<file path="flow/design.v">
`timescale 1ns / 1ps
module digits(
    input clk,
    input reset,
	input [2:0] state,
    input [5:0] seconds, minutes,
    input [4:0] hours,
    output reg [3:0] ones,
    output reg [3:0] tens,
    output reg [3:0] hundreds,
    output reg [3:0] thousands
    );
    always @(posedge clk or posedge reset)
    begin
        if (reset) begin
            ones <= 0;
            tens <= 0;
            hundreds <= 0;
            thousands <= 0;
        end 
        else begin
			if(state==0 || state==1 || state==4) begin
				ones <= minutes % 10;
				tens <= minutes / 10;
				hundreds <= hours % 10;
				thousands <= hours / 10;
			end
			else if(state==2 || state==3) begin
				ones <= seconds % 10;
				tens <= seconds / 10;
				hundreds <= minutes % 10;
				thousands <= minutes / 10;
			end
        end
    end
endmodule
`timescale 1ns / 1ps
module seven_seg(
    input clk_100MHz,
    input por,
    input reset,
    input [2:0] state,
    input start_stop,
    input inc,
    input tm_state,
	input sw_state,
	input alarm_state,
	input [31:0] scount,
    input [1:0] edit_place,
    input [3:0] ones,
    input [3:0] tens,
    input [3:0] hundreds,
    input [3:0] thousands,
    output reg [0:6] seg,       
    output reg [3:0] digit     
    );
    parameter ZERO  = 7'b000_0001;  
    parameter ONE   = 7'b100_1111;  
    parameter TWO   = 7'b001_0010;  
    parameter THREE = 7'b000_0110;  
    parameter FOUR  = 7'b100_1100;  
    parameter FIVE  = 7'b010_0100; 
    parameter SIX   = 7'b010_0000;  
    parameter SEVEN = 7'b000_1111;
    parameter EIGHT = 7'b000_0000;  
    parameter NINE  = 7'b000_0100;  
    reg [1:0] digit_select;      
    reg [16:0] digit_timer;      
     reg sclk;
     integer count;
     always @(posedge clk_100MHz) begin
          if(por) begin
              count<=0;
              sclk<=0;
          end
          else if(count==24) begin 
              count<=0;
              sclk<=~sclk;
          end 
          else count<=count+1;
     end
    always @(posedge clk_100MHz or posedge reset) begin
        if(reset) begin
            digit_select <= 0;
            digit_timer <= 0; 
        end
        else if(por) begin
            digit_select <= 0;
            digit_timer <= 0;
        end
        else                                         
            if(digit_timer == 3 ) begin 
                digit_timer <= 0;                    
                digit_select <=  digit_select + 1;
            end
            else
                digit_timer <=  digit_timer + 1;
    end
    always @(digit_select) begin
        case(digit_select) 
            2'b00 : digit = 4'b1110;  
            2'b01 : digit = 4'b1101;  
            2'b10 : digit = 4'b1011;  
            2'b11 : digit = 4'b0111;  
        endcase
    end
    always @* begin
        seg = 7'b111_1111;
        case(digit_select)
            2'b00 : begin 
						if(state==0 && alarm_state==1 && start_stop && scount>1) begin  
                            if(sclk==1'b0) begin
                                seg=7'b111_1111;
                            end
                            else begin
                                case(ones)
                                    4'b0000 : seg = ZERO;
                                    4'b0001 : seg = ONE;
                                    4'b0010 : seg = TWO;
                                    4'b0011 : seg = THREE;
                                    4'b0100 : seg = FOUR;
                                    4'b0101 : seg = FIVE;
                                    4'b0110 : seg = SIX;
                                    4'b0111 : seg = SEVEN;
                                    4'b1000 : seg = EIGHT;
                                    4'b1001 : seg = NINE;
                                endcase
                            end
                        end
						else if(state==0 && inc && scount>14) begin  
                            if(sclk==1'b0) begin
                                seg=7'b111_1111;
                            end
                            else begin
                                case(ones)
                                    4'b0000 : seg = ZERO;
                                    4'b0001 : seg = ONE;
                                    4'b0010 : seg = TWO;
                                    4'b0011 : seg = THREE;
                                    4'b0100 : seg = FOUR;
                                    4'b0101 : seg = FIVE;
                                    4'b0110 : seg = SIX;
                                    4'b0111 : seg = SEVEN;
                                    4'b1000 : seg = EIGHT;
                                    4'b1001 : seg = NINE;
                                endcase
                            end
                        end
                        else if(state==1  && edit_place==0) begin
                            if(sclk==1'b0) begin
                                seg=7'b111_1111;
                            end
                            else begin
                                case(ones)
                                    4'b0000 : seg = ZERO;
                                    4'b0001 : seg = ONE;
                                    4'b0010 : seg = TWO;
                                    4'b0011 : seg = THREE;
                                    4'b0100 : seg = FOUR;
                                    4'b0101 : seg = FIVE;
                                    4'b0110 : seg = SIX;
                                    4'b0111 : seg = SEVEN;
                                    4'b1000 : seg = EIGHT;
                                    4'b1001 : seg = NINE;
                                endcase
                            end
                        end
                        else if(state==1  && edit_place==2) begin
                            if(sclk==1'b0) begin
                                seg=7'b111_1111;
                            end
                            else begin
                                case(ones)
                                    4'b0000 : seg = ZERO;
                                    4'b0001 : seg = ONE;
                                    4'b0010 : seg = TWO;
                                    4'b0011 : seg = THREE;
                                    4'b0100 : seg = FOUR;
                                    4'b0101 : seg = FIVE;
                                    4'b0110 : seg = SIX;
                                    4'b0111 : seg = SEVEN;
                                    4'b1000 : seg = EIGHT;
                                    4'b1001 : seg = NINE;
                                endcase
                            end
                        end
                        else if(state==2 && tm_state==0 &&  edit_place==0) begin
                            if(sclk==1'b0) begin
                                seg=7'b111_1111;
                            end
                            else begin
                                case(ones)
                                    4'b0000 : seg = ZERO;
                                    4'b0001 : seg = ONE;
                                    4'b0010 : seg = TWO;
                                    4'b0011 : seg = THREE;
                                    4'b0100 : seg = FOUR;
                                    4'b0101 : seg = FIVE;
                                    4'b0110 : seg = SIX;
                                    4'b0111 : seg = SEVEN;
                                    4'b1000 : seg = EIGHT;
                                    4'b1001 : seg = NINE;
                                endcase
                            end
                        end
						else if(state==3 && sw_state==0) begin
                            if(sclk==1'b0) begin
                                seg=7'b111_1111;
                            end
                            else begin
                                case(ones)
                                    4'b0000 : seg = ZERO;
                                    4'b0001 : seg = ONE;
                                    4'b0010 : seg = TWO;
                                    4'b0011 : seg = THREE;
                                    4'b0100 : seg = FOUR;
                                    4'b0101 : seg = FIVE;
                                    4'b0110 : seg = SIX;
                                    4'b0111 : seg = SEVEN;
                                    4'b1000 : seg = EIGHT;
                                    4'b1001 : seg = NINE;
                                endcase
                            end
                        end
						else if(state==4 && alarm_state==0 &&  edit_place==0) begin
                            if(sclk==1'b0) begin
                                seg=7'b111_1111;
                            end
                            else begin
                                case(ones)
                                    4'b0000 : seg = ZERO;
                                    4'b0001 : seg = ONE;
                                    4'b0010 : seg = TWO;
                                    4'b0011 : seg = THREE;
                                    4'b0100 : seg = FOUR;
                                    4'b0101 : seg = FIVE;
                                    4'b0110 : seg = SIX;
                                    4'b0111 : seg = SEVEN;
                                    4'b1000 : seg = EIGHT;
                                    4'b1001 : seg = NINE;
                                endcase
                            end
                        end
                        else begin
                            case(ones)
                                4'b0000 : seg = ZERO;
                                4'b0001 : seg = ONE;
                                4'b0010 : seg = TWO;
                                4'b0011 : seg = THREE;
                                4'b0100 : seg = FOUR;
                                4'b0101 : seg = FIVE;
                                4'b0110 : seg = SIX;
                                4'b0111 : seg = SEVEN;
                                4'b1000 : seg = EIGHT;
                                4'b1001 : seg = NINE;
                            endcase
                        end
            end               
            2'b01 : begin      
						if(state==0 && alarm_state==1 && start_stop && scount>1) begin
                            if(sclk==1'b0) begin
                                seg=7'b111_1111;
                            end
                            else begin
                                case(tens)
                                    4'b0000 : seg = ZERO;
                                    4'b0001 : seg = ONE;
                                    4'b0010 : seg = TWO;
                                    4'b0011 : seg = THREE;
                                    4'b0100 : seg = FOUR;
                                    4'b0101 : seg = FIVE;
                                    4'b0110 : seg = SIX;
                                    4'b0111 : seg = SEVEN;
                                    4'b1000 : seg = EIGHT;
                                    4'b1001 : seg = NINE;
                                endcase
                            end
                        end
						else if(state==0 && inc && scount>14) begin  
                            if(sclk==1'b0) begin
                                seg=7'b111_1111;
                            end
                            else begin
                                case(tens)
                                    4'b0000 : seg = ZERO;
                                    4'b0001 : seg = ONE;
                                    4'b0010 : seg = TWO;
                                    4'b0011 : seg = THREE;
                                    4'b0100 : seg = FOUR;
                                    4'b0101 : seg = FIVE;
                                    4'b0110 : seg = SIX;
                                    4'b0111 : seg = SEVEN;
                                    4'b1000 : seg = EIGHT;
                                    4'b1001 : seg = NINE;
                                endcase
                            end
                        end
                        else if(state==1 && edit_place==0) begin
                            if(sclk==1'b0) begin
                                seg=7'b111_1111;
                            end
                            else begin
                                case(tens)
                                    4'b0000 : seg = ZERO;
                                    4'b0001 : seg = ONE;
                                    4'b0010 : seg = TWO;
                                    4'b0011 : seg = THREE;
                                    4'b0100 : seg = FOUR;
                                    4'b0101 : seg = FIVE;
                                    4'b0110 : seg = SIX;
                                    4'b0111 : seg = SEVEN;
                                    4'b1000 : seg = EIGHT;
                                    4'b1001 : seg = NINE;
                                endcase
                            end
                        end
                        else if(state==1  && edit_place==2) begin
                            if(sclk==1'b0) begin
                                seg=7'b111_1111;
                            end
                            else begin
                                case(tens)
                                    4'b0000 : seg = ZERO;
                                    4'b0001 : seg = ONE;
                                    4'b0010 : seg = TWO;
                                    4'b0011 : seg = THREE;
                                    4'b0100 : seg = FOUR;
                                    4'b0101 : seg = FIVE;
                                    4'b0110 : seg = SIX;
                                    4'b0111 : seg = SEVEN;
                                    4'b1000 : seg = EIGHT;
                                    4'b1001 : seg = NINE;
                                endcase
                            end
                        end
                        else if(state==2 && tm_state==0 && edit_place==0) begin
                            if(sclk==1'b0) begin
                                seg=7'b111_1111;
                            end
                            else begin
                                case(tens)
                                    4'b0000 : seg = ZERO;
                                    4'b0001 : seg = ONE;
                                    4'b0010 : seg = TWO;
                                    4'b0011 : seg = THREE;
                                    4'b0100 : seg = FOUR;
                                    4'b0101 : seg = FIVE;
                                    4'b0110 : seg = SIX;
                                    4'b0111 : seg = SEVEN;
                                    4'b1000 : seg = EIGHT;
                                    4'b1001 : seg = NINE;
                                endcase
                            end
                        end
						else if(state==3 && sw_state==0) begin
                            if(sclk==1'b0) begin
                                seg=7'b111_1111;
                            end
                            else begin
                                case(tens)
                                    4'b0000 : seg = ZERO;
                                    4'b0001 : seg = ONE;
                                    4'b0010 : seg = TWO;
                                    4'b0011 : seg = THREE;
                                    4'b0100 : seg = FOUR;
                                    4'b0101 : seg = FIVE;
                                    4'b0110 : seg = SIX;
                                    4'b0111 : seg = SEVEN;
                                    4'b1000 : seg = EIGHT;
                                    4'b1001 : seg = NINE;
                                endcase
                            end
                        end
						else if(state==4 && alarm_state==0 &&  edit_place==0) begin
                            if(sclk==1'b0) begin
                                seg=7'b111_1111;
                            end
                            else begin
                                case(tens)
                                    4'b0000 : seg = ZERO;
                                    4'b0001 : seg = ONE;
                                    4'b0010 : seg = TWO;
                                    4'b0011 : seg = THREE;
                                    4'b0100 : seg = FOUR;
                                    4'b0101 : seg = FIVE;
                                    4'b0110 : seg = SIX;
                                    4'b0111 : seg = SEVEN;
                                    4'b1000 : seg = EIGHT;
                                    4'b1001 : seg = NINE;
                                endcase
                            end
                        end
                        else begin
                            case(tens)
                                4'b0000 : seg = ZERO;
                                4'b0001 : seg = ONE;
                                4'b0010 : seg = TWO;
                                4'b0011 : seg = THREE;
                                4'b0100 : seg = FOUR;
                                4'b0101 : seg = FIVE;
                                4'b0110 : seg = SIX;
                                4'b0111 : seg = SEVEN;
                                4'b1000 : seg = EIGHT;
                                4'b1001 : seg = NINE;
                            endcase
                        end
                    end
            2'b10 : begin   
						if(state==0 && alarm_state==1 && start_stop && scount>1) begin  
                            if(sclk==1'b0) begin
                                seg=7'b111_1111;
                            end
                            else begin
                                case(hundreds)
                                    4'b0000 : seg = ZERO;
                                    4'b0001 : seg = ONE;
                                    4'b0010 : seg = TWO;
                                    4'b0011 : seg = THREE;
                                    4'b0100 : seg = FOUR;
                                    4'b0101 : seg = FIVE;
                                    4'b0110 : seg = SIX;
                                    4'b0111 : seg = SEVEN;
                                    4'b1000 : seg = EIGHT;
                                    4'b1001 : seg = NINE;
                                endcase
                            end
                        end
						else if(state==0 && inc && scount>14) begin  
                            if(sclk==1'b0) begin
                                seg=7'b111_1111;
                            end
                            else begin
                                case(hundreds)
                                    4'b0000 : seg = ZERO;
                                    4'b0001 : seg = ONE;
                                    4'b0010 : seg = TWO;
                                    4'b0011 : seg = THREE;
                                    4'b0100 : seg = FOUR;
                                    4'b0101 : seg = FIVE;
                                    4'b0110 : seg = SIX;
                                    4'b0111 : seg = SEVEN;
                                    4'b1000 : seg = EIGHT;
                                    4'b1001 : seg = NINE;
                                endcase
                            end
                        end
                        else if(state==1  && edit_place==1) begin
                            if(sclk==1'b0) begin
                                seg=7'b111_1111;
                            end
                            else begin
                                case(hundreds)
                                    4'b0000 : seg = ZERO;
                                    4'b0001 : seg = ONE;
                                    4'b0010 : seg = TWO;
                                    4'b0011 : seg = THREE;
                                    4'b0100 : seg = FOUR;
                                    4'b0101 : seg = FIVE;
                                    4'b0110 : seg = SIX;
                                    4'b0111 : seg = SEVEN;
                                    4'b1000 : seg = EIGHT;
                                    4'b1001 : seg = NINE;
                                endcase
                            end
                        end
                        else if(state==1  && edit_place==3) begin
                            if(sclk==1'b0) begin
                                seg=7'b111_1111;
                            end
                            else begin
                                case(hundreds)
                                    4'b0000 : seg = ZERO;
                                    4'b0001 : seg = ONE;
                                    4'b0010 : seg = TWO;
                                    4'b0011 : seg = THREE;
                                    4'b0100 : seg = FOUR;
                                    4'b0101 : seg = FIVE;
                                    4'b0110 : seg = SIX;
                                    4'b0111 : seg = SEVEN;
                                    4'b1000 : seg = EIGHT;
                                    4'b1001 : seg = NINE;
                                endcase
                            end
                        end
                        else if(state==2 && tm_state==0 && edit_place==1) begin
                            if(sclk==1'b0) begin
                                seg=7'b111_1111;
                            end
                            else begin
                                case(hundreds)
                                    4'b0000 : seg = ZERO;
                                    4'b0001 : seg = ONE;
                                    4'b0010 : seg = TWO;
                                    4'b0011 : seg = THREE;
                                    4'b0100 : seg = FOUR;
                                    4'b0101 : seg = FIVE;
                                    4'b0110 : seg = SIX;
                                    4'b0111 : seg = SEVEN;
                                    4'b1000 : seg = EIGHT;
                                    4'b1001 : seg = NINE;
                                endcase
                            end
                        end
						else if(state==3 && sw_state==0) begin
                            if(sclk==1'b0) begin
                                seg=7'b111_1111;
                            end
                            else begin
                                case(hundreds)
                                    4'b0000 : seg = ZERO;
                                    4'b0001 : seg = ONE;
                                    4'b0010 : seg = TWO;
                                    4'b0011 : seg = THREE;
                                    4'b0100 : seg = FOUR;
                                    4'b0101 : seg = FIVE;
                                    4'b0110 : seg = SIX;
                                    4'b0111 : seg = SEVEN;
                                    4'b1000 : seg = EIGHT;
                                    4'b1001 : seg = NINE;
                                endcase
                            end
                        end
						else if(state==4 && alarm_state==0 && edit_place==1) begin
                            if(sclk==1'b0) begin
                                seg=7'b111_1111;
                            end
                            else begin
                                case(hundreds)
                                    4'b0000 : seg = ZERO;
                                    4'b0001 : seg = ONE;
                                    4'b0010 : seg = TWO;
                                    4'b0011 : seg = THREE;
                                    4'b0100 : seg = FOUR;
                                    4'b0101 : seg = FIVE;
                                    4'b0110 : seg = SIX;
                                    4'b0111 : seg = SEVEN;
                                    4'b1000 : seg = EIGHT;
                                    4'b1001 : seg = NINE;
                                endcase
                            end
                        end
                        else begin
                            case(hundreds)
                                4'b0000 : seg = ZERO;
                                4'b0001 : seg = ONE;
                                4'b0010 : seg = TWO;
                                4'b0011 : seg = THREE;
                                4'b0100 : seg = FOUR;
                                4'b0101 : seg = FIVE;
                                4'b0110 : seg = SIX;
                                4'b0111 : seg = SEVEN;
                                4'b1000 : seg = EIGHT;
                                4'b1001 : seg = NINE;
                            endcase
                        end
                    end
            2'b11 : begin     
						if(state==0 && alarm_state==1 && start_stop && scount>1) begin  
                            if(sclk==1'b0) begin
                                seg=7'b111_1111;
                            end
                            else begin
                                case(thousands)
                                    4'b0000 : seg = ZERO;
                                    4'b0001 : seg = ONE;
                                    4'b0010 : seg = TWO;
                                    4'b0011 : seg = THREE;
                                    4'b0100 : seg = FOUR;
                                    4'b0101 : seg = FIVE;
                                    4'b0110 : seg = SIX;
                                    4'b0111 : seg = SEVEN;
                                    4'b1000 : seg = EIGHT;
                                    4'b1001 : seg = NINE;
                                endcase
                            end
                        end
						else if(state==0 && inc && scount>14) begin  
                            if(sclk==1'b0) begin
                                seg=7'b111_1111;
                            end
                            else begin
                                case(thousands)
                                    4'b0000 : seg = ZERO;
                                    4'b0001 : seg = ONE;
                                    4'b0010 : seg = TWO;
                                    4'b0011 : seg = THREE;
                                    4'b0100 : seg = FOUR;
                                    4'b0101 : seg = FIVE;
                                    4'b0110 : seg = SIX;
                                    4'b0111 : seg = SEVEN;
                                    4'b1000 : seg = EIGHT;
                                    4'b1001 : seg = NINE;
                                endcase
                            end
                        end
                        else if(state==1  && edit_place==1) begin
                            if(sclk==1'b0) begin
                                seg=7'b111_1111;
                            end
                            else begin
                                case(thousands)
                                    4'b0000 : seg = ZERO;
                                    4'b0001 : seg = ONE;
                                    4'b0010 : seg = TWO;
                                    4'b0011 : seg = THREE;
                                    4'b0100 : seg = FOUR;
                                    4'b0101 : seg = FIVE;
                                    4'b0110 : seg = SIX;
                                    4'b0111 : seg = SEVEN;
                                    4'b1000 : seg = EIGHT;
                                    4'b1001 : seg = NINE;
                                endcase
                            end
                        end
                        else if(state==1  && edit_place==3) begin
                            if(sclk==1'b0) begin
                                seg=7'b111_1111;
                            end
                            else begin
                                case(thousands)
                                    4'b0000 : seg = ZERO;
                                    4'b0001 : seg = ONE;
                                    4'b0010 : seg = TWO;
                                    4'b0011 : seg = THREE;
                                    4'b0100 : seg = FOUR;
                                    4'b0101 : seg = FIVE;
                                    4'b0110 : seg = SIX;
                                    4'b0111 : seg = SEVEN;
                                    4'b1000 : seg = EIGHT;
                                    4'b1001 : seg = NINE;
                                endcase
                            end
                        end
                        else if(state==2 && tm_state==0 && edit_place==1) begin
                            if(sclk==1'b0) begin
                                seg=7'b111_1111;
                            end
                            else begin
                                case(thousands)
                                    4'b0000 : seg = ZERO;
                                    4'b0001 : seg = ONE;
                                    4'b0010 : seg = TWO;
                                    4'b0011 : seg = THREE;
                                    4'b0100 : seg = FOUR;
                                    4'b0101 : seg = FIVE;
                                    4'b0110 : seg = SIX;
                                    4'b0111 : seg = SEVEN;
                                    4'b1000 : seg = EIGHT;
                                    4'b1001 : seg = NINE;
                                endcase
                            end
                        end
						else if(state==3 && sw_state==0) begin
                            if(sclk==1'b0) begin
                                seg=7'b111_1111;
                            end
                            else begin
                                case(thousands)
                                    4'b0000 : seg = ZERO;
                                    4'b0001 : seg = ONE;
                                    4'b0010 : seg = TWO;
                                    4'b0011 : seg = THREE;
                                    4'b0100 : seg = FOUR;
                                    4'b0101 : seg = FIVE;
                                    4'b0110 : seg = SIX;
                                    4'b0111 : seg = SEVEN;
                                    4'b1000 : seg = EIGHT;
                                    4'b1001 : seg = NINE;
                                endcase
                            end
                        end
						else if(state==4 && alarm_state==0 && edit_place==1) begin
                            if(sclk==1'b0) begin
                                seg=7'b111_1111;
                            end
                            else begin
                                case(thousands)
                                    4'b0000 : seg = ZERO;
                                    4'b0001 : seg = ONE;
                                    4'b0010 : seg = TWO;
                                    4'b0011 : seg = THREE;
                                    4'b0100 : seg = FOUR;
                                    4'b0101 : seg = FIVE;
                                    4'b0110 : seg = SIX;
                                    4'b0111 : seg = SEVEN;
                                    4'b1000 : seg = EIGHT;
                                    4'b1001 : seg = NINE;
                                endcase
                            end
                        end
                        else begin
                            case(thousands)
                                4'b0000 : seg = ZERO;
                                4'b0001 : seg = ONE;
                                4'b0010 : seg = TWO;
                                4'b0011 : seg = THREE;
                                4'b0100 : seg = FOUR;
                                4'b0101 : seg = FIVE;
                                4'b0110 : seg = SIX;
                                4'b0111 : seg = SEVEN;
                                4'b1000 : seg = EIGHT;
                                4'b1001 : seg = NINE;
                            endcase
                        end
                    end
        endcase
    end
endmodule
module top(input clk, por, reset, start_stop, mode, edit_shift, inc, output reg buzzer, output [0:6] seg,output [3:0] digit,output reg [4:0] mode_value);
reg [1:0] edit_place;
reg [5:0] seconds,minutes;
reg [4:0] hours;
reg [5:0] seconds_temp,minutes_temp;
reg [4:0] hours_temp;
reg [5:0] al_minutes;
reg [4:0] al_hours;
reg [4:0] day_temp;
reg [3:0] month_temp;
wire [3:0] ones,tens,hundreds,thousands;
parameter clock = 0;
parameter edit =1;
parameter timer =2; 
parameter stop_watch=3;
parameter alarm=4;
parameter tm_stop=0;
parameter tm_start=1;
parameter sw_stop=0;
parameter sw_start=1;
parameter alarm_off=0;
parameter alarm_on=1;
reg tm_state, tm_nstate;
reg sw_state, sw_nstate;
reg alarm_state, alarm_nstate;
reg [2:0] state, nstate;   
reg trigger;
reg sclk;
integer count;
reg[31:0] scount;
reg[31:0] a_count;
digits digits_1(clk,reset,state,seconds,minutes,hours,ones,tens,hundreds,thousands);
seven_seg seven_seg_1(clk,por,reset,state,start_stop,inc,tm_state,sw_state,alarm_state,scount,edit_place,ones,tens,hundreds,thousands,seg,digit);
 always @(posedge clk) begin
     if(por) begin
         count<=0;
         sclk<=0;
     end
     else if(count==49) begin 
         count<=0;
         sclk<=~sclk;
     end 
     else count<=count+1;
 end
 always @(posedge clk) begin
  if(por) begin
	seconds_temp<=0;
	minutes_temp<=0;
	hours_temp<=0;
	buzzer<=0;
	a_count<=0;
  end
  else begin
	if(state==edit) begin
		if(edit_place==0 || edit_place==1) begin
			if (reset==1 && scount==16) begin
				hours_temp<=hours;
				minutes_temp<=minutes;
				seconds_temp<=seconds;
			end
			else if (inc==1 && scount==16) begin
				hours_temp<=hours;
				minutes_temp<=minutes;
			end
		end
	end
	if(sclk==1'b1 && count==0) begin  
		seconds_temp<=seconds_temp + 1; 
		if(seconds_temp==59) begin 
			seconds_temp<=0;  
			minutes_temp<=minutes_temp + 1;
			if(minutes_temp==59) begin 
				minutes_temp<=0; 
				hours_temp<=hours_temp + 1; 
			   if(hours_temp==23) begin  
					hours_temp<=0; 
				end 
			end
		end     
	end
	if(hours_temp==al_hours && minutes_temp==al_minutes && alarm_state==alarm_on) begin
		if(seconds_temp==0)
			buzzer<=1;
		else if(start_stop && buzzer==1) begin
			if(a_count<15)
				a_count<=a_count + 1;
			else if(start_stop && a_count==15) begin
				buzzer<=0;
				a_count<=a_count + 1;
			end
			else
				a_count<=a_count + 1;		
		end
		else
			a_count<=0;
	end
	else begin
		a_count<=0;
		buzzer<=0;
	end
  end
 end
always @(posedge clk) begin
    if(por)
        mode_value<=5'b10000;
    else if(state==clock)
        mode_value<=5'b10000;
    else if(state==edit)
        mode_value<=5'b01000;
    else if(state==timer)
        mode_value<=5'b00100;
    else if(state==stop_watch)
        mode_value<=5'b00010;
	else if(state==alarm)
        mode_value<=5'b00001;
end
always@(posedge clk) begin
  if(por) begin
	day_temp<=1;
	month_temp<=1;
  end
  else begin
	if(state==edit) begin
		if(edit_place==2 || edit_place==3) begin
			if (reset==1 && scount==16) begin
				day_temp<=hours;
				month_temp<=minutes;
			end
			else if (inc==1 && scount==16) begin
				day_temp<=hours;
				month_temp<=minutes;
			end
		end
	end
	if(seconds_temp==59 && minutes_temp==59 && hours_temp==23 && sclk==1 && count==49) begin
		day_temp<=day_temp + 1;
		if(month_temp==2 && day_temp==28) begin
			day_temp<=1;
			month_temp<=month_temp + 1;
		end
		else if(day_temp== (30+(month_temp & 1)^(month_temp>7))) begin 
			day_temp<=1;
			month_temp<=month_temp + 1;
			if(month_temp==12) 
				month_temp<=1;
		end
	end
  end
end
always @(posedge(clk)) begin
  if(por) begin
	edit_place<=0;
	seconds<=0;
	minutes<=0;
	hours<=0;
	al_minutes<=0;
	al_hours<=0;
	tm_state<=tm_stop;
	tm_nstate<=tm_stop;
	sw_state<=sw_stop;
	sw_nstate<=sw_stop;
	alarm_state<=alarm_off;
	alarm_nstate<=alarm_off;
	state<=clock;
	nstate<=clock;
	trigger<=0;
	scount<=0;
  end
  else
	case(state)
	clock: begin
		if(mode) begin
            if(scount<15)  
                scount<=scount+1;
            else begin
                if(mode && scount==15) begin  
					nstate<=edit;
					trigger<=1; 
                    scount<=scount+1;
                end
                else begin
					nstate<=nstate;
                    scount<=scount+1;
                end
            end
        end
		else if(alarm_state==alarm_on && start_stop) begin
			if(scount<15)
					scount<=scount + 1;
				else begin
					hours<=al_hours;
					minutes<=al_minutes;
				end
		end
		else if(inc) begin 
			if(scount<15)
				scount<=scount + 1;
			else begin
				hours<=day_temp;
				minutes<=month_temp;
			end
		end
		else begin
		    scount<=0;
			state<=nstate;
			hours<=hours_temp;
			minutes<=minutes_temp;
			seconds<=seconds_temp;
			alarm_state<=alarm_nstate;
		end
	end
	edit: begin
		if(trigger) begin
			edit_place<=0;
			trigger<=0;
		end
		if(reset) begin 
			if(scount<15)  
				scount<=scount+1;
			else begin
				if(reset && scount==15) begin  
					if(edit_place==0 || edit_place==1) begin
						seconds<=0;
						minutes<=0;
						hours<=0;
					end
					else begin
						hours<=1;
						minutes<=1;
					end
					scount<=scount+1;
				end
				else begin
					scount<=scount+1;
				end
			end
		end
		else if(mode) begin
			if(scount<15)  
				scount<=scount+1;
			else begin
				if(mode && scount==15) begin  
					nstate<=timer;
					scount<=scount+1;
				end
				else begin
					nstate<=nstate;
					scount<=scount+1;
					trigger<=1;
				end
			end
		end
		else if(edit_shift) begin
			if(scount<15)  
				scount<=scount+1;
			else begin
				if(edit_shift && scount==15) begin  
					scount<=scount+1;
					if(edit_place<3)
						edit_place<=edit_place + 1;
					else
						edit_place<=0;
				end
				else begin
					scount<=scount+1;
					edit_place<=edit_place;
				end
			end
		end
		else if(inc) begin
			if(scount<15)  
				scount<=scount+1;
			else begin
				if(inc && scount==15) begin  
					if(edit_place==0) begin  
						if(minutes<59)
							minutes<=minutes+1;
						else
							minutes<=0;
					end
					else if(edit_place==1) begin  
						if(hours<23)
							hours<=hours+1;
						else
							hours<=0;
					end 
					else if(edit_place==2) begin  
						if(minutes<12)
							minutes<=minutes + 1;
						else
							minutes<=1;
					end
					else if(edit_place==3) begin  
						if(minutes==2) begin
							if(hours<28)
								hours<=hours + 1;
							else
								hours<=1;
						end
						else begin
							if(hours < (30+(month_temp & 1)^(month_temp>7)))
								hours<=hours + 1;
							else
								hours<=1;
						end
					end
					scount<=scount+1;
				end
				else begin
					scount<=scount+1;
				end
			end
		end
		else begin
			if(edit_place==0 || edit_place==1) begin
				if(minutes!=minutes_temp || hours!=hours_temp) begin
					minutes<=minutes_temp;
					hours<=hours_temp;
				end
			end
			else begin
				if(minutes!=month_temp || hours!=day_temp) begin
					minutes<=month_temp;
					hours<=day_temp;
				end
			end
			scount<=0;
			if (nstate==timer)
				trigger<=1;
			state<=nstate;
		end
	  end
	timer: begin
		if(trigger) begin
			edit_place<=0;
			minutes<=0;
			seconds<=0;
			trigger<=0;
		end
		case(tm_state)
			tm_stop: begin
				if(reset == 1'b1) begin 
					if(scount<15)  
						scount<=scount+1;
					else begin
						if(reset && scount==15) begin  
							seconds<=0;
							minutes<=0;
							scount<=scount+1;
						end
						else begin
							seconds<=seconds;
							minutes<=minutes;
							scount<=scount+1;
						end
					end
				end
				else if(mode) begin
					if(scount<15)  
						scount<=scount+1;
					else begin
						if(mode && scount==15) begin   
							nstate<=stop_watch;
							trigger<=1;
							scount<=scount+1;
						end
						else begin
							nstate<=nstate;
							scount<=scount+1;
						end
					end
				end
				else if(inc) begin
					if(scount<15)  
						scount<=scount+1;
					else begin
						if(inc && scount==15) begin  
							if(edit_place==1) begin
								if(minutes<60)
									minutes<=minutes+1;
								else
									minutes<=0;
							end 
							else begin
								if(seconds<59)
									seconds<=seconds+1;
								else
									seconds<=0;
							end
							scount<=scount+1;
						end
						else begin
							scount<=scount+1;
							minutes<=minutes;
							seconds<=seconds;
						end
					end
				end
				else if(edit_shift) begin
					if(scount<15)  
						scount<=scount+1;
					else begin
						if(edit_shift && scount==15) begin  
							scount<=scount+1;
							if(edit_place<1)
								edit_place<=edit_place + 1;
							else
								edit_place<=0;
						end
						else begin
							edit_place<=edit_place;
							scount<=scount+1;
						end
					end
				end
				else if(start_stop) begin
					if(scount<15)  
						scount<=scount+1;
					else begin
						if(start_stop && scount==15) begin  
							tm_nstate<=tm_start;
							scount<=scount+1;
						end
						else begin
							tm_nstate<=tm_nstate;
							scount<=scount+1;
						end
					end
				end
				else begin
					scount<=0;
					if (nstate==stop_watch)
						trigger<=1;
					state<=nstate;
					tm_state<=tm_nstate;
				end
			end
			tm_start: begin
				if(start_stop) begin
					if(scount<15)  
						scount<=scount+1;
					else begin
						if(start_stop && scount==15) begin  
							tm_nstate<=tm_stop;
							scount<=scount+1;
						end
						else begin
							tm_nstate<=tm_nstate;
							scount<=scount+1;
						end
					end
				end
				else begin
					scount<=0;
					tm_state<=tm_nstate;
					if(sclk==1'b1 && count==0 && tm_nstate==tm_start) begin  
						if(minutes>0) begin
							if(seconds>0) 
								seconds<=seconds-1;
							else begin
								minutes<=minutes-1;
								seconds<=6'd59;
							end
						end
						else begin
							if(seconds==0) begin
							    tm_nstate<=tm_stop;
								seconds<=seconds;
								minutes<=minutes;
							end
							else
								seconds<=seconds-1;
						end		
					end
				end
			end
			default: begin
				tm_state<=tm_stop;
				seconds<=seconds;
				minutes<=minutes;
			end
		endcase
		end
		stop_watch: begin
			if(trigger) begin
				edit_place<=0;
				minutes<=0;
				seconds<=0;
				trigger<=0;
			end
			case(sw_state)
			sw_stop: begin
				if(reset == 1'b1) begin 
					if(scount<15)  
						scount<=scount+1;
					else begin
						if(reset && scount==15) begin  
							seconds<=0;
							minutes<=0;
							scount<=scount+1;
						end
						else begin
							seconds<=seconds;
							minutes<=minutes;
							scount<=scount+1;
						end
					end
				end
				else if(mode) begin
					if(scount<15)  
						scount<=scount+1;
					else begin
						if(mode && scount==15) begin   
							nstate<=alarm;
							scount<=scount+1;
						end
						else begin
							nstate<=nstate;
							scount<=scount+1;
							trigger<=1;
						end
					end
				end
				else if(start_stop) begin
					if(scount<15)  
						scount<=scount+1;
					else begin
						if(start_stop && scount==15) begin  
							sw_nstate<=sw_start;
							scount<=scount+1;
						end
						else begin
							sw_nstate<=sw_nstate;
							scount<=scount+1;
						end
					end
				end
				else begin
					scount<=0;
					if (nstate==alarm)
						trigger<=1;
					state<=nstate;
					sw_state<=sw_nstate;
				end
			end
			sw_start: begin
				if(start_stop) begin
					if(scount<15)  
						scount<=scount+1;
					else begin
						if(start_stop && scount==15) begin  
							sw_nstate<=sw_stop;
							scount<=scount+1;
						end
						else begin
							sw_nstate<=sw_nstate;
							scount<=scount+1;
						end
					end
				end
				else begin
					scount<=0;
					sw_state<=sw_nstate;
					if(sclk==1'b1 && count==0 && sw_nstate==sw_start) begin  
						if(minutes<59) begin
							if(seconds<59) 
								seconds<=seconds+1;
							else begin
								minutes<=minutes+1;
								seconds<=6'd00;
							end
						end
						else begin
							if(seconds==6'd59) begin
							    sw_nstate<=sw_stop;
								seconds<=seconds;
								minutes<=minutes;
							end
							else
								seconds<=seconds+1;
						end		
					end
				end
			end
			default: begin
				sw_state<=sw_stop;
				seconds<=seconds;
				minutes<=minutes;
			end
			endcase
		end
		alarm: begin
			if(trigger) begin
				edit_place<=0;
				minutes<=al_minutes;
				hours  <=al_hours;
				trigger<=0;
			end
			case(alarm_state)
				alarm_off: begin
					if(mode) begin
						if(scount<15)  
							scount<=scount+1;
						else begin
							if(mode && scount==15) begin   
								nstate<=clock;
								scount<=scount+1;
							end
							else begin
								nstate<=nstate;
								scount<=scount+1;
							end
						end
					end
					else if(start_stop) begin
						if(scount<15)  
							scount<=scount+1;
						else begin
							if(start_stop && scount==15) begin  
								alarm_nstate<=alarm_on;
								scount<=scount+1;
							end
							else begin
								alarm_nstate<=alarm_nstate;
								scount<=scount+1;
							end
						end
					end
					else if(inc) begin
						if(scount<15)  
							scount<=scount+1;
						else begin
							if(inc && scount==15) begin  
								if(edit_place==1) begin
									if(hours<23)
										hours<=hours+1;
									else
										hours<=0;
								end 
								else if(edit_place==0) begin
									if(minutes<59)
										minutes<=minutes+1;
									else
										minutes<=0;
								end
								scount<=scount+1;
							end
							else begin
								scount<=scount+1;
							end
						end
					end
					else if(edit_shift) begin
						if(scount<15)  
							scount<=scount+1;
						else begin
							if(edit_shift && scount==15) begin  
								scount<=scount+1;
								if(edit_place<1)
									edit_place<=edit_place + 1;
								else
									edit_place<=0;
							end
							else begin
								edit_place<=edit_place;
								scount<=scount+1;
							end
						end
					end
					else begin
						scount<=0;
						al_minutes<=minutes;
						al_hours<=hours;
						state<=nstate;
						alarm_state<=alarm_nstate;
					end
				end
				alarm_on: begin
					if(mode) begin
						if(scount<15)  
							scount<=scount+1;
						else begin
							if(mode && scount==15) begin   
								nstate<=clock;
								scount<=scount+1;
							end
							else begin
								nstate<=nstate;
								scount<=scount+1;
							end
						end
					end
					else if(start_stop) begin
						if(scount<15)  
							scount<=scount+1;
						else begin
							if(start_stop && scount==15) begin  
								alarm_nstate<=alarm_off;
								scount<=scount+1;
							end
							else begin
								alarm_nstate<=alarm_nstate;
								scount<=scount+1;
							end
						end
					end
					else begin
						scount<=0;
						state<=nstate;
						alarm_state<=alarm_nstate;
					end
				end
			endcase
		end
		default: begin
			state<=clock;
			seconds<=seconds;
			minutes<=minutes;
			hours<=hours;
		end
	endcase
end
endmodule
</file>
<file path="flow/run.sh">
#!/bin/bash
# the make line also repeats each setting of config.mk as NAME=value (left out here)
make -C /OpenROAD-flow-scripts/flow DESIGN_CONFIG=/design/flow/config.mk WORK_HOME=/design/flow/orfs CLKGATE_MAP_FILE= finish
</file>
<file path="flow/config.mk">
export PLATFORM = sky130hd
export DESIGN_NAME = top
export DESIGN_NICKNAME = top
export VERILOG_FILES = /design/flow/design.v
export SDC_FILE = /design/flow/constraint.sdc
export NUM_CORES = 4
export LEC_CHECK = 0
export CAP_MARGIN = 20
export CORE_MARGIN = 2
export CORE_UTILIZATION = 72
export CTS_CLUSTER_DIAMETER = 28
export SETUP_SLACK_MARGIN = 0.51
export SLEW_MARGIN = 20
</file>
<file path="flow/constraint.sdc">
create_clock -name core_clock -period 4.25 [get_ports {clk}]
set_input_delay 0.8500 -clock core_clock [delete_from_list [all_inputs] [get_ports {clk}]]
set_output_delay 0.8500 -clock core_clock [all_outputs]
set_load 0.01 [all_outputs]
</file>
==> results of run 1 <==
==> through the flow <==
stage | cells | worst slack, ns | hold slack [ns] | cell area [sq um] | utilization [%]
after CTS | 2733 | 0.4427 | 0.4694 | 20440 | 86.83
after global routing | 2742 | 0.3076 | 0.4973 | 20660 | 87.74
after floorplan | 2360 | 0.6682 | 0.4297 | 17340 | -
after global placement | 2612 | 0.06884 | 0.4426 | 17880 | 75.97
after detailed placement | 2612 | 0.06811 | 0.4599 | 17880 | 75.97
final | 2742 | 0.3156 | 0.4677 | 20660 | 87.74
==> what timing repair did <==
item	CTS	global route
setup buffers	7	8
setup endpoints to repair	16	24
pin swaps	14	17
gates cloned	0	1
resized	68	43
==> metal layers <==
metal	vias to the layer above	wire length [um]	global-route usage (%)
li1	8560	-	-
met1	9385	23130	60.53
met2	2313	29390	79.64
met3	832	10780	15.21
met5	-	36	0.5682
met4	2	6821	34.88
==> layout make-up <==
cell class / count / area, sq um / area share, %
Clock buffer: 67 / 1579 / 7.644
Clock inverter: 47 / 787.0 / 3.810
Inverter: 81 / 304.0 / 1.472
Multi-Input combinational cell: 1878 / 11720 / 56.75
Sequential cell: 238 / 4970 / 24.06
Tap cell: 319 / 399.1 / 1.932
Timing Repair Buffer: 112 / 895.9 / 4.337
==> flow report, run 1 <==
====================================================================================
Status                                                                  finished clean
Number of buffers created by CTS                                                  61
Worst-path clk slew                                                          0.05 ns
Number of antenna violations at the first check in global routing                  0
Library cell with the largest summed area after synthesis               sky130_fd_sc_hd__dfxtp_1
Final hold violation count                                                         0
Yosys-reported design area after synthesis                              0.01734 sq mm
Floorplan core area                                                     0.02354 sq mm
Power dissipated in combinational cells                                       691 uW
CP max FO                                                                         13
Multiplexer share                                                             3.240%
First-pass detailed-route iteration total                                         14
Share of total power in sequential cells                                       27.4%
Worst setup SP type                                                             flop
Leading cell type by number of instances after synthesis                sky130_fd_sc_hd__nor2_1
Clk pwr                                                                      5450 uW
Path length in cells of the critical path                                         14
Core Util at FP                                                               73.66%
Peak clock frequency supported by timing                                   254.2 MHz
Data arrival time of the worst path                                          4.41 ns
Number of antenna diodes                                                           0
CP startpoint                                                               state[2]
Endpoint of the most critical setup path                                digits_1.ones[2]
DRC violations left                                                                0
Final max-slew violation count                                                     0
Crit end category                                                               flop
Area added between synthesis and finish                                       19.13%
Area share of xor/xnor cells in the synthesized design                        7.172%
Type of the setup path with the least slack                             flop to flop
Remaining global-route overflow                                                    0
Reported max-cap violation count                                                   0
Largest net degree at the start of global routing                                 59
Most area-consuming cells after synthesis                               sky130_fd_sc_hd__dfxtp_1, sky130_fd_sc_hd__nor2_1, sky130_fd_sc_hd__a21oi_1, sky130_fd_sc_hd__dfrtp_1, sky130_fd_sc_hd__ha_1
Complex-gate fraction of the synthesized area                                 20.88%
Prevailing logic family in the synthesized netlist                      simple AND/OR/NAND/NOR gates
Gpl congestion                                                                 1.043
Adder-cell area share of the yosys netlist                                    4.820%
Initial DRC Count                                                              4,418
GR Util All Layers                                                            50.99%
Die Height                                                                  159.2 um
Number of OpenROAD warnings                                                       72
EDFF count, synth                                                                  0
Crit path buffers/inverters                                                        3
RSZ-0062 raised after global routing                                             yes
Port Buffers                                                                      23
Total power divided by cell area                                        409.6 mW/mm^2
Average routed wire per standard cell                                       25.59 um
Family with the most delay on the worst path                            AND-OR/OR-AND gates
R2r worst-path depth                                                              14
I/O pin count                                                                     24
Data required, critical path                                                 4.73 ns
Critical hold path startpoint                                           seven_seg_1.count[0]
Net switching power                                                          2229 uW
Switching share of total power                                                26.34%
Number of warnings printed during yosys synthesis                                  3
Count of clock tree sinks                                                        238
Drt total wl                                                               70,160 um
Cell-internal power                                                          6232 uW
Share of flip-flops with an asynchronous set or reset after synthesis         13.87%
Detailed-placement wirelength estimate                                     40,030 um
Max rail drop VDD                                                           489.9 uV
Fraction of the mapped netlist area in simple logic gates                     29.99%
Critical Path Slowest Stage Cell                                        sky130_fd_sc_hd__a221oi_2
Ranking of synthesized cells by instance count                          sky130_fd_sc_hd__nor2_1, sky130_fd_sc_hd__dfxtp_1, sky130_fd_sc_hd__nand2_1, sky130_fd_sc_hd__a21oi_1, sky130_fd_sc_hd__clkbuf_1
Clock network power share                                                      64.4%
Flops out of synthesis                                                           238
Via count of the first global-routing pass                                    19,970
CP most frequent cell                                                   sky130_fd_sc_hd__buf_4
Cell breakdown of the critical path                                     buf_4 > a21o_1 > buf_4 > mux2i_4 > inv_1 > ha_1 > nor3b_1 > mux2i_1 > o21ai_0 > a221oi_2 > a211oi_4 > and2_4 > or3_1 > and3_1
CP max stage delay                                                           0.52 ns
NumNets Final                                                                  2,445
Worst-case headroom to the max-slew limit                                     24.21%
Leakage power figure                                                     0.008067 uW
Average cell area after synthesis                                        7.348 sq um
Min-Delay Path Class                                                    flop to flop
Final critical-path required period                                         3.934 ns
Via density                                                                    7.692
Antenna Violating Nets Remaining                                                   0
End point of the worst hold path                                        seven_seg_1.count[0]
Sequential power                                                             2320 uW
Wire length of the first global-routing pass                              105,900 um
Period Utilization, post-route                                                92.57%
# setup viols final                                                                0
R2R setup slack                                                              0.32 ns
Startpoint of the lowest-slack register-to-register path                    state[2]
Deepest clock path buffer count                                                    3
Number of cells traversed by the worst hold path                                   1
Post-synth design cell area                                             0.01734 sq mm
Netlist cell types                                                                93
Insertion delay of the later-clocked pin in the worst-skew pair              0.61 ns
Number of H-tree levels                                                            2
Hold buffer count at cts                                                           0
Fillers                                                                        1,153
Setup tns final                                                                 0 ns
Chip footprint                                                          0.02534 sq mm
Number of cells produced by synthesis                                          2,360
Via total after detailed routing                                              21,090
Clock tree from TritonCTS                                                       done
Comb pwr share                                                                  8.2%
Leading power group                                                     the clock network
Measured slew at the worst slew-check pin                                   1.127 ns
Proportion of synthesized chip area in sequential cells                       28.43%
Share of Yosys cell area claimed by the top area cell type                    23.67%
Placement Rows                                                                    56
FF-to-FF End                                                            digits_1.ones[2]
Synth Flop Type                                                         sky130_fd_sc_hd__dfxtp_1
Clock root buffer                                                       sky130_fd_sc_hd__clkbuf_16
Yosys cell count                                                               2,360
Die span in x                                                               159.2 um
Nets in the synthesized netlist                                                2,433
Total power consumption of the routed design                                 8461 uW
Clock Skews                                                               0.02987 ns
====================================================================================
==> inputs of run 2 (changes only) <==
Settings changed: CORE_UTILIZATION 72 to 65, CTS_CLUSTER_DIAMETER 28 to unset, SETUP_SLACK_MARGIN 0.51 to 1.36.
Clock period 4.25 ns to 4.82 ns, I/O delays scaled along.
==> flow report, run 2 <==
====================================================================================
Clock Skews                                                               0.02209 ns   -0.007784 ns
Complex-gate fraction of the synthesized area                                 20.88%   unchanged
Deepest clock path buffer count                                                    3   unchanged
Status                                                                  finished clean
Worst-path clk slew                                                          0.06 ns   about the same
Average routed wire per standard cell                                       20.88 um   -18%
First-pass detailed-route iteration total                                         19   +5
Register area                                                           0.004981 sq mm   +0.23%
Area added between synthesis and finish                                       11.56%
FF-to-FF End                                                            digits_1.ones[2]
Library cell with the largest summed area after synthesis               sky130_fd_sc_hd__dfxtp_1
Initial DRC Count                                                              2,526   -43%
CP startpoint                                                             scount[12]
Gpl congestion                                                                 1.067   +2.3%
Yosys-reported design area after synthesis                              0.01734 sq mm   unchanged
Via density                                                                    6.825   -11%
Leakage power figure                                                     0.007453 uW   -7.6%
Insertion delay of the later-clocked pin in the worst-skew pair              0.56 ns   -0.05 ns
Sequential power                                                             2040 uW   -12%
Fillers                                                                        2,059   +79%
Total power consumption of the routed design                                 4828 uW   -43%
Reported max-cap violation count                                                   0   unchanged
Number of warnings printed during yosys synthesis                                  3   unchanged
Net switching power                                                          1321 uW   -41%
Data arrival time of the worst path                                          2.89 ns   -1.52 ns
Largest net degree at the start of global routing                                 65   +10%
Clock network power share                                                      45.9%   -19 points
Number of cells produced by synthesis                                          2,360   unchanged
RSZ-0062 raised after global routing                                             yes
Fraction of the mapped netlist area in simple logic gates                     29.99%   unchanged
R2R setup slack                                                              1.43 ns   +1.11 ns
Clock root buffer                                                       sky130_fd_sc_hd__clkbuf_16
Number of antenna violations at the first check in global routing                  0   unchanged
Detailed-placement wirelength estimate                                     39,130 um   -2.2%
Clk pwr                                                                      2220 uW   -59%
Drt total wl                                                               56,270 um   -20%
Clock tree from TritonCTS                                                       done
Via count of the first global-routing pass                                    17,180   -14%
Final max-slew violation count                                                     0   unchanged
Worst setup SP type                                                             flop
Port Buffers                                                                      23   unchanged
Number of cells traversed by the worst hold path                                   2   +1
CP max stage delay                                                           0.41 ns   -0.11 ns
Die Height                                                                  167.3 um   +5.1%
Final-layout worst hold slack                                              0.4545 ns   -0.01318 ns
Multiplexer share                                                             3.240%   unchanged
Number of antenna diodes                                                           0   unchanged
Path length in cells of the critical path                                         10   -4
Share of flip-flops with an asynchronous set or reset after synthesis         13.87%   unchanged
Crit path buffers/inverters                                                        3   unchanged
Antenna Violating Nets Remaining                                                   0   unchanged
Chip footprint                                                          0.02800 sq mm   +10%
Floorplan core area                                                     0.02613 sq mm   +11%
DRC violations left                                                                0   unchanged
Prevailing logic family in the synthesized netlist                      simple AND/OR/NAND/NOR gates
Post-DP Area                                                            0.01782 sq mm   -0.34%
Total power divided by cell area                                        249.6 mW/mm^2   -39%
Count of clock tree sinks                                                        238   unchanged
Number of H-tree levels                                                            1   -1
Area share of xor/xnor cells in the synthesized design                        7.172%   unchanged
Measured slew at the worst slew-check pin                                   1.123 ns   -0.003599 ns
NumNets Final                                                                  2,412   -1.3%
Cell-internal power                                                          3508 uW   -44%
Ranking of synthesized cells by instance count                          sky130_fd_sc_hd__nor2_1, sky130_fd_sc_hd__dfxtp_1, sky130_fd_sc_hd__nand2_1, sky130_fd_sc_hd__a21oi_1, sky130_fd_sc_hd__clkbuf_1
Switching share of total power                                                27.35%   +1.0 points
Non-Filler Cell Area, Final                                             0.01934 sq mm   -6.4%
Worst-case headroom to the max-slew limit                                     24.45%   +0.24 points
Endpoint of the most critical setup path                                      seg[6]
Final hold violation count                                                         0   unchanged
Core Util at FP                                                               66.36%   -7.3 points
GR Util All Layers                                                            38.85%   -12 points
Data required, critical path                                                 3.86 ns   -0.87 ns
Wire length of the first global-routing pass                               89,760 um   -15%
Period Utilization, post-route                                                80.03%   -13 points
Proportion of synthesized chip area in sequential cells                       28.43%   unchanged
Synth Flop Type                                                         sky130_fd_sc_hd__dfxtp_1
Max rail drop VDD                                                           290.8 uV   -41%
Setup tns final                                                                 0 ns   unchanged
Number of OpenROAD warnings                                                       72   unchanged
Power dissipated in combinational cells                                       571 uW   -17%
Nets in the synthesized netlist                                                2,433   unchanged
Post-synth design cell area                                             0.01734 sq mm   unchanged
Final Core Density                                                            74.03%   -14 points
Average cell area after synthesis                                        7.348 sq um   unchanged
Adder-cell area share of the yosys netlist                                    4.820%   unchanged
Netlist cell types                                                                93   unchanged
Peak clock frequency supported by timing                                   259.2 MHz
Crit end category                                                        output port
Most area-consuming cells after synthesis                               sky130_fd_sc_hd__dfxtp_1, sky130_fd_sc_hd__nor2_1, sky130_fd_sc_hd__a21oi_1, sky130_fd_sc_hd__dfrtp_1, sky130_fd_sc_hd__ha_1
MI comb area                                                            0.01179 sq mm   +0.58%
Flops out of synthesis                                                           238   unchanged
Remaining global-route overflow                                                    0   unchanged
Min-Delay Path Class                                                    flop to flop
Die span in x                                                               167.3 um   +5.1%
Startpoint of the lowest-slack register-to-register path                    state[1]
Critical Path Slowest Stage Cell                                        sky130_fd_sc_hd__or3_4
Cell breakdown of the critical path                                     nor4_4 > nand3_2 > or3_4 > a31oi_4 > buf_6 > a21oi_2 > buf_4 > o21ai_0 > a41oi_2 > buf_2
Leading power group                                                     the clock network
Family with the most delay on the worst path                            simple AND/OR/NAND/NOR gates
Final critical-path required period                                         3.857 ns
Type of the setup path with the least slack                             flop to output port
Via total after detailed routing                                              18,390   -13%
Number of buffers created by CTS                                                  27   -56%
Leading cell type by number of instances after synthesis                sky130_fd_sc_hd__nor2_1
Share of total power in sequential cells                                       42.2%   +15 points
I/O pin count                                                                     24   unchanged
Share of Yosys cell area claimed by the top area cell type                    23.67%   unchanged
Critical hold path startpoint                                           mode_value[1]
# setup viols final                                                                0   unchanged
End point of the worst hold path                                        mode_value[1]
CP max FO                                                                          8   -5
Yosys cell count                                                               2,360   unchanged
R2r worst-path depth                                                              15   +1
EDFF count, synth                                                                  0   unchanged
Comb pwr share                                                                 11.8%   +3.6 points
Placement Rows                                                                    59   +5.4%
====================================================================================
==> run 2: layout make-up <==
class                   count  share of cell area (%)
clock inverters            18                   1.138
clock buffers              32                   3.803
inverters                  81                   1.572
multi-input cells        1878                   60.95
flip-flops and latches    238                   25.75
well taps                 335                   2.167
repair buffers            113                   4.625
==> run 2: metal layers <==
layer / part of all wire [%] / GRT usage, %
met1: 40 / 50.47
met5: 0 / 0
met3: 10 / 8.083
met2: 44 / 62.17
met4: 5.2 / 18.15
==> run 2: timing repair <==
item                                    CTS  global route
endpoints found under the setup margin   29            32
cloned                                    0             0
pin swaps                                16            15
buffers inserted                         18            13
hold endpoints to repair                  0             0
resized                                  96            43
hold buffers                              0             0
==> run 2: stage by stage <==
stage | setup slack [ns] | std cells
2_1_floorplan | 1.367 | 2360
3_3_place_gp | 0.1974 | 2614
3_5_place_dp | 0.1972 | 2614
4_1_cts | 1.021 | 2682
5_1_grt | 0.8958 | 2695
6_report | 0.9627 | 2695
==> inputs of run 3 (changes only) <==
Settings changed: CELL_PAD_IN_SITES_DETAIL_PLACEMENT set to 1, CORE_UTILIZATION 65 to 40, CTS_CLUSTER_SIZE set to 44, GPL_TIMING_DRIVEN set to 0, MAX_ROUTING_LAYER set to met4, SETUP_SLACK_MARGIN 1.36 to unset, SLEW_MARGIN 20 to 35.
Clock period 4.82 ns to 10.0 ns, I/O delays scaled along.
==> flow report, run 3 <==
====================================================================================
Status                                                                  finished clean
Prevailing logic family in the synthesized netlist                      simple AND/OR/NAND/NOR gates
Peak clock frequency supported by timing                                   123.2 MHz
Via density                                                                    6.300   -7.7%
Largest net degree at the start of global routing                                 34   -48%
Gpl congestion                                                                0.9903   -7.2%
Detailed-placement wirelength estimate                                     55,300 um   +41%
Endpoint of the most critical setup path                                      seg[0]
Sequential power                                                              978 uW   -52%
Reported max-cap violation count                                                   0   unchanged
Fillers                                                                        5,373   +160%
Port Buffers                                                                      21   -8.7%
Antenna Violating Nets Remaining                                                   0   unchanged
Family with the most delay on the worst path                            buffers and inverters
I/O pin count                                                                     24   unchanged
CP most frequent cell                                                   sky130_fd_sc_hd__clkdlybuf4s50_1
Cell-internal power                                                          1767 uW   -50%
Number of antenna violations at the first check in global routing                  2   +2
Number of cells produced by synthesis                                          2,360   unchanged
Die Height                                                                  212.2 um   +27%
FF-to-FF End                                                            digits_1.ones[2]
Clock Skews                                                               0.03839 ns   +0.01630 ns
Max rail drop VDD                                                           134.6 uV   -54%
EDFF count, synth                                                                  0   unchanged
Adder-cell area share of the yosys netlist                                    4.820%   unchanged
Final max-slew violation count                                                     0   unchanged
Die span in x                                                               212.2 um   +27%
Cell breakdown of the critical path                                     clkdlybuf4s50_1 > clkbuf_1 > buf_1 > nand2b_1 > a31oi_1 > a21oi_1 > nand3b_1 > nor2_1 > a41oi_1 > clkdlybuf4s50_1
Clock network power share                                                      47.8%   +1.9 points
Netlist cell types                                                                93   unchanged
DRC violations left                                                                0   unchanged
Initial DRC Count                                                              1,455   -42%
Switching share of total power                                                28.03%   +0.67 points
Path length in cells of the critical path                                         10   unchanged
Worst-path clk slew                                                          0.06 ns   about the same
Leakage power figure                                                     0.007188 uW   -3.6%
Setup tns final                                                                 0 ns   unchanged
R2R setup slack                                                              5.35 ns   +3.92 ns
Post-synth design cell area                                             0.01734 sq mm   unchanged
Number of buffers created by CTS                                                  31   +15%
Number of cells traversed by the worst hold path                                   1   -1
CP max FO                                                                         10   +2
Share of total power in sequential cells                                       39.8%   -2.4 points
Post-CTS setup repair buffer count                                                 0   -18
Critical Path Slowest Stage Cell                                        sky130_fd_sc_hd__buf_1
# setup viols final                                                                0   unchanged
Fraction of the mapped netlist area in simple logic gates                     29.99%   unchanged
Number of OpenROAD warnings                                                       68   -5.6%
Core Util at FP                                                               40.43%   -26 points
Insertion delay of the later-clocked pin in the worst-skew pair              0.62 ns   +0.06 ns
CP startpoint                                                                    inc
Count of clock tree sinks                                                        238   unchanged
NumNets Final                                                                  2,489   +3.2%
Area share of xor/xnor cells in the synthesized design                        7.172%   unchanged
Total power divided by cell area                                        126.0 mW/mm^2   -50%
Most area-consuming cells after synthesis                               sky130_fd_sc_hd__dfxtp_1, sky130_fd_sc_hd__nor2_1, sky130_fd_sc_hd__a21oi_1, sky130_fd_sc_hd__dfrtp_1, sky130_fd_sc_hd__ha_1
Number of H-tree levels                                                            1   unchanged
Global routing's busiest layer                                                  met2
Crit end category                                                        output port
Met3 routing resource usage after global routing                              6.588%   -1.5 points
Net switching power                                                         688.0 uW   -48%
Ranking of synthesized cells by instance count                          sky130_fd_sc_hd__nor2_1, sky130_fd_sc_hd__dfxtp_1, sky130_fd_sc_hd__nand2_1, sky130_fd_sc_hd__a21oi_1, sky130_fd_sc_hd__clkbuf_1
Data arrival time of the worst path                                          6.12 ns   +3.23 ns
Proportion of synthesized chip area in sequential cells                       28.43%   unchanged
Number of warnings printed during yosys synthesis                                  3   unchanged
Synth Flop Type                                                         sky130_fd_sc_hd__dfxtp_1
Total power consumption of the routed design                                 2455 uW   -49%
Startpoint of the lowest-slack register-to-register path                  seconds[3]
Power dissipated in combinational cells                                       304 uW   -47%
Comb pwr share                                                                 12.4%   +0.6 points
Share of Yosys cell area claimed by the top area cell type                    23.67%   unchanged
Multiplexer share                                                             3.240%   unchanged
Number of resized instances in the post-cts repair step                            0   -100%
Leading power group                                                     the clock network
Drt total wl                                                               73,750 um   +31%
Met1 Usage GRT                                                                41.89%   -8.6 points
GR Util All Layers                                                            33.56%   -5.3 points
GRT met2 Usage                                                                52.13%   -10 points
Final Core Density                                                            45.42%   -29 points
Remaining global-route overflow                                                    0   unchanged
Type of the setup path with the least slack                             input pin to output port
Share of flip-flops with an asynchronous set or reset after synthesis         13.87%   unchanged
Complex-gate fraction of the synthesized area                                 20.88%   unchanged
Critical hold path startpoint                                           seven_seg_1.count[0]
RSZ-0062 raised after global routing                                              no
Min-Delay Path Class                                                    flop to flop
Via total after detailed routing                                              19,070   +3.7%
Area added between synthesis and finish                                       12.33%
Library cell with the largest summed area after synthesis               sky130_fd_sc_hd__dfxtp_1
Leading cell type by number of instances after synthesis                sky130_fd_sc_hd__nor2_1
Nets in the synthesized netlist                                                2,433   unchanged
Wire length of the first global-routing pass                              114,000 um   +27%
Final critical-path required period                                         8.119 ns
Period Utilization, post-route                                                81.19%   +1.2 points
R2r worst-path depth                                                              15   unchanged
Hold buffer count at cts                                                           0   unchanged
Crit path buffers/inverters                                                        4   +1
Measured slew at the worst slew-check pin                                   1.071 ns   -0.05230 ns
Average routed wire per standard cell                                       24.37 um   +17%
Worst setup SP type                                                        input pin
Via count of the first global-routing pass                                    19,160   +12%
Clock root buffer                                                       sky130_fd_sc_hd__clkbuf_16
Average cell area after synthesis                                        7.348 sq um   unchanged
Clk pwr                                                                      1170 uW   -47%
Final hold violation count                                                         0   unchanged
Data required, critical path                                                 8.00 ns   +4.14 ns
Chip footprint                                                          0.04503 sq mm   +61%
Floorplan core area                                                     0.04289 sq mm   +64%
Flops out of synthesis                                                           238   unchanged
First-pass detailed-route iteration total                                          5   -14
Worst-case headroom to the max-slew limit                                     28.63%   +4.2 points
Deepest clock path buffer count                                                    3   unchanged
Clock tree from TritonCTS                                                       done
CP max stage delay                                                           0.77 ns   +0.36 ns
Placement Rows                                                                    76   +29%
Yosys-reported design area after synthesis                              0.01734 sq mm   unchanged
End point of the worst hold path                                        seven_seg_1.count[0]
Yosys cell count                                                               2,360   unchanged
====================================================================================
run 3: final cells by class:
cell class / count / area, sq um / area share [%]
repair buffers: 23 / 241.5 / 1.240
well taps: 585 / 732.0 / 3.758
multi-input cells: 1878 / 11540 / 59.25
diodes: 1 / 2.502 / 0.01285
flip-flops and latches: 238 / 4930 / 25.31
plain buffers: 163 / 653.1 / 3.353
inverters: 81 / 304.0 / 1.561
clock buffers: 44 / 905.9 / 4.651
clock inverters: 13 / 168.9 / 0.8672
run 3: metrics by stage:
stage | area, sq um | setup slack, ns | instances | hold WS [ns]
global placement | 18280 | 2.097 | 2966 | 0.4442
detailed placement | 18370 | 2.027 | 2967 | 0.4596
global route | 19480 | 1.801 | 3026 | 0.5251
CTS | 19440 | 2.031 | 3024 | 0.4751
finish | 19480 | 1.881 | 3026 | 0.4717
floorplan | 17340 | 4.139 | 2360 | 0.4297
run 3: routing by layer:
metal | vias to the layer above | part of all wire [%]
li1 | 8633 | -
met1 | 9401 | 42
met2 | 804 | 45
met3 | 227 | 8.6
met4 | 0 | 5.0
met5 | - | 0
==> inputs of run 4 (changes only) <==
Settings changed: ABC_AREA set to 1, CELL_PAD_IN_SITES_DETAIL_PLACEMENT 1 to 2, CORE_ASPECT_RATIO set to 0.93, CORE_UTILIZATION 40 to 49, CTS_CLUSTER_SIZE 44 to unset, GPL_ROUTABILITY_DRIVEN set to 1, MAX_ROUTING_LAYER met4 to unset, SETUP_SLACK_MARGIN set to 0.83, SLEW_MARGIN 35 to 20.
Clock period 10.0 ns to 5.67 ns, I/O delays scaled along.
==> flow report, run 4 <==
====================================================================================
Synth Flop Type                                                         sky130_fd_sc_hd__dfxtp_1
Tool Error                                                              [ERROR DPL-0033] detailed placement checks failed during check placement.
Core Util at FP                                                               49.82%   +9.4 points
Share of Yosys cell area claimed by the top area cell type                    22.11%   -1.6 points
EDFF count, synth                                                                  0   unchanged
Placement Rows                                                                    68   -11%
Adder-cell area share of the yosys netlist                                    4.448%   -0.37 points
Multiplexer share                                                                 0%   -3.2 points
Die Height                                                                  191.7 um   -9.7%
Number of warnings printed during yosys synthesis                                  3   unchanged
Most area-consuming cells after synthesis                               sky130_fd_sc_hd__dfxtp_1, sky130_fd_sc_hd__nand2_1, sky130_fd_sc_hd__inv_1, sky130_fd_sc_hd__o21ai_0, sky130_fd_sc_hd__nor2_1
Floorplan core area                                                     0.03727 sq mm   -13%
Prevailing logic family in the synthesized netlist                      simple AND/OR/NAND/NOR gates
Share of flip-flops with an asynchronous set or reset after synthesis         13.87%   unchanged
Ranking of synthesized cells by instance count                          sky130_fd_sc_hd__nand2_1, sky130_fd_sc_hd__inv_1, sky130_fd_sc_hd__nor2_1, sky130_fd_sc_hd__o21ai_0, sky130_fd_sc_hd__a21oi_1
Average cell area after synthesis                                        6.147 sq um   -16%
Netlist cell types                                                                62   -33%
Leading cell type by number of instances after synthesis                sky130_fd_sc_hd__nand2_1
Area share of xor/xnor cells in the synthesized design                        4.475%   -2.7 points
Post-synth design cell area                                             0.01857 sq mm   +7.1%
Nets in the synthesized netlist                                                3,093   +27%
Stage where the flow stopped                                            detailed placement (3_5_place_dp)
Library cell with the largest summed area after synthesis               sky130_fd_sc_hd__dfxtp_1
Yosys-reported design area after synthesis                              0.01857 sq mm   +7.1%
Complex-gate fraction of the synthesized area                                 18.59%   -2.3 points
Fraction of the mapped netlist area in simple logic gates                     35.32%   +5.3 points
Proportion of synthesized chip area in sequential cells                       26.55%   -1.9 points
Number of cells produced by synthesis                                          3,020   +28%
Gpl congestion                                                                 1.037   +4.7%
Status                                                                  stopped before the end
Chip footprint                                                          0.03946 sq mm   -12%
Port Buffers                                                                      20   -4.8%
Die span in x                                                               205.8 um   -3.0%
I/O pin count                                                                     24   unchanged
Flops out of synthesis                                                           238   unchanged
Yosys cell count                                                               3,020   +28%
====================================================================================
run 4: through the flow:
stage / cells / area, sq um / setup slack, ns / hold slack, ns
2_1_floorplan: 3020 / 18570 / 2.025 / 0.4297
3_3_place_gp: 3530 / 19380 / 0.3579 / 0.4435
==> inputs of run 5 (changes only) <==
Settings changed: CELL_PAD_IN_SITES_DETAIL_PLACEMENT 2 to 1, CORE_ASPECT_RATIO 0.93 to unset, CORE_MARGIN 2 to 6, CORE_UTILIZATION 49 to 70, CTS_CLUSTER_SIZE set to 44, GPL_ROUTABILITY_DRIVEN 1 to unset, MAX_ROUTING_LAYER set to met5, MIN_ROUTING_LAYER set to met2, SETUP_SLACK_MARGIN 0.83 to unset, SLEW_MARGIN 20 to 35, TNS_END_PERCENT set to 40.
Clock period 5.67 ns to 10.0 ns, I/O delays scaled along.
==> flow report, run 5 <==
====================================================================================
Average cell area after synthesis                                        6.147 sq um   unchanged
Adder-cell area share of the yosys netlist                                    4.448%   unchanged
Number of warnings printed during yosys synthesis                                  3   unchanged
Port Buffers                                                                      20   unchanged
Ranking of synthesized cells by instance count                          sky130_fd_sc_hd__nand2_1, sky130_fd_sc_hd__inv_1, sky130_fd_sc_hd__nor2_1, sky130_fd_sc_hd__o21ai_0, sky130_fd_sc_hd__a21oi_1
Post-synth design cell area                                             0.01857 sq mm   unchanged
Library cell with the largest summed area after synthesis               sky130_fd_sc_hd__dfxtp_1
Die Height                                                                  174.9 um   -8.8%
Chip footprint                                                          0.03057 sq mm   -23%
Yosys cell count                                                               3,020   unchanged
Leading cell type by number of instances after synthesis                sky130_fd_sc_hd__nand2_1
Synth Flop Type                                                         sky130_fd_sc_hd__dfxtp_1
Complex-gate fraction of the synthesized area                                 18.59%   unchanged
Proportion of synthesized chip area in sequential cells                       26.55%   unchanged
Prevailing logic family in the synthesized netlist                      simple AND/OR/NAND/NOR gates
Netlist cell types                                                                62   unchanged
Placement Rows                                                                    59   -13%
Tool Error                                                              [ERROR DPL-0033] detailed placement checks failed during check placement.
Status                                                                  stopped before the end
Gpl congestion                                                                 1.194   +15%
Flops out of synthesis                                                           238   unchanged
Yosys-reported design area after synthesis                              0.01857 sq mm   unchanged
Fraction of the mapped netlist area in simple logic gates                     35.32%   unchanged
Floorplan core area                                                     0.02606 sq mm   -30%
Area share of xor/xnor cells in the synthesized design                        4.475%   unchanged
Die span in x                                                               174.9 um   -15%
Most area-consuming cells after synthesis                               sky130_fd_sc_hd__dfxtp_1, sky130_fd_sc_hd__nand2_1, sky130_fd_sc_hd__inv_1, sky130_fd_sc_hd__o21ai_0, sky130_fd_sc_hd__nor2_1
Share of flip-flops with an asynchronous set or reset after synthesis         13.87%   unchanged
I/O pin count                                                                     24   unchanged
Core Util at FP                                                               71.24%   +21 points
Multiplexer share                                                                 0%   unchanged
Share of Yosys cell area claimed by the top area cell type                    22.11%   unchanged
Nets in the synthesized netlist                                                3,093   unchanged
EDFF count, synth                                                                  0   unchanged
Stage where the flow stopped                                            detailed placement (3_5_place_dp)
Number of cells produced by synthesis                                          3,020   unchanged
====================================================================================
==> run 5: metrics by stage <==
| step | worst slack [ns] | total power, uW |
|---|---|---|
| floorplan | 4.623 | 1454 |
| global placement | 3.102 | 1630 |
No activity file was given, so power comes from the tool's default toggle rates.
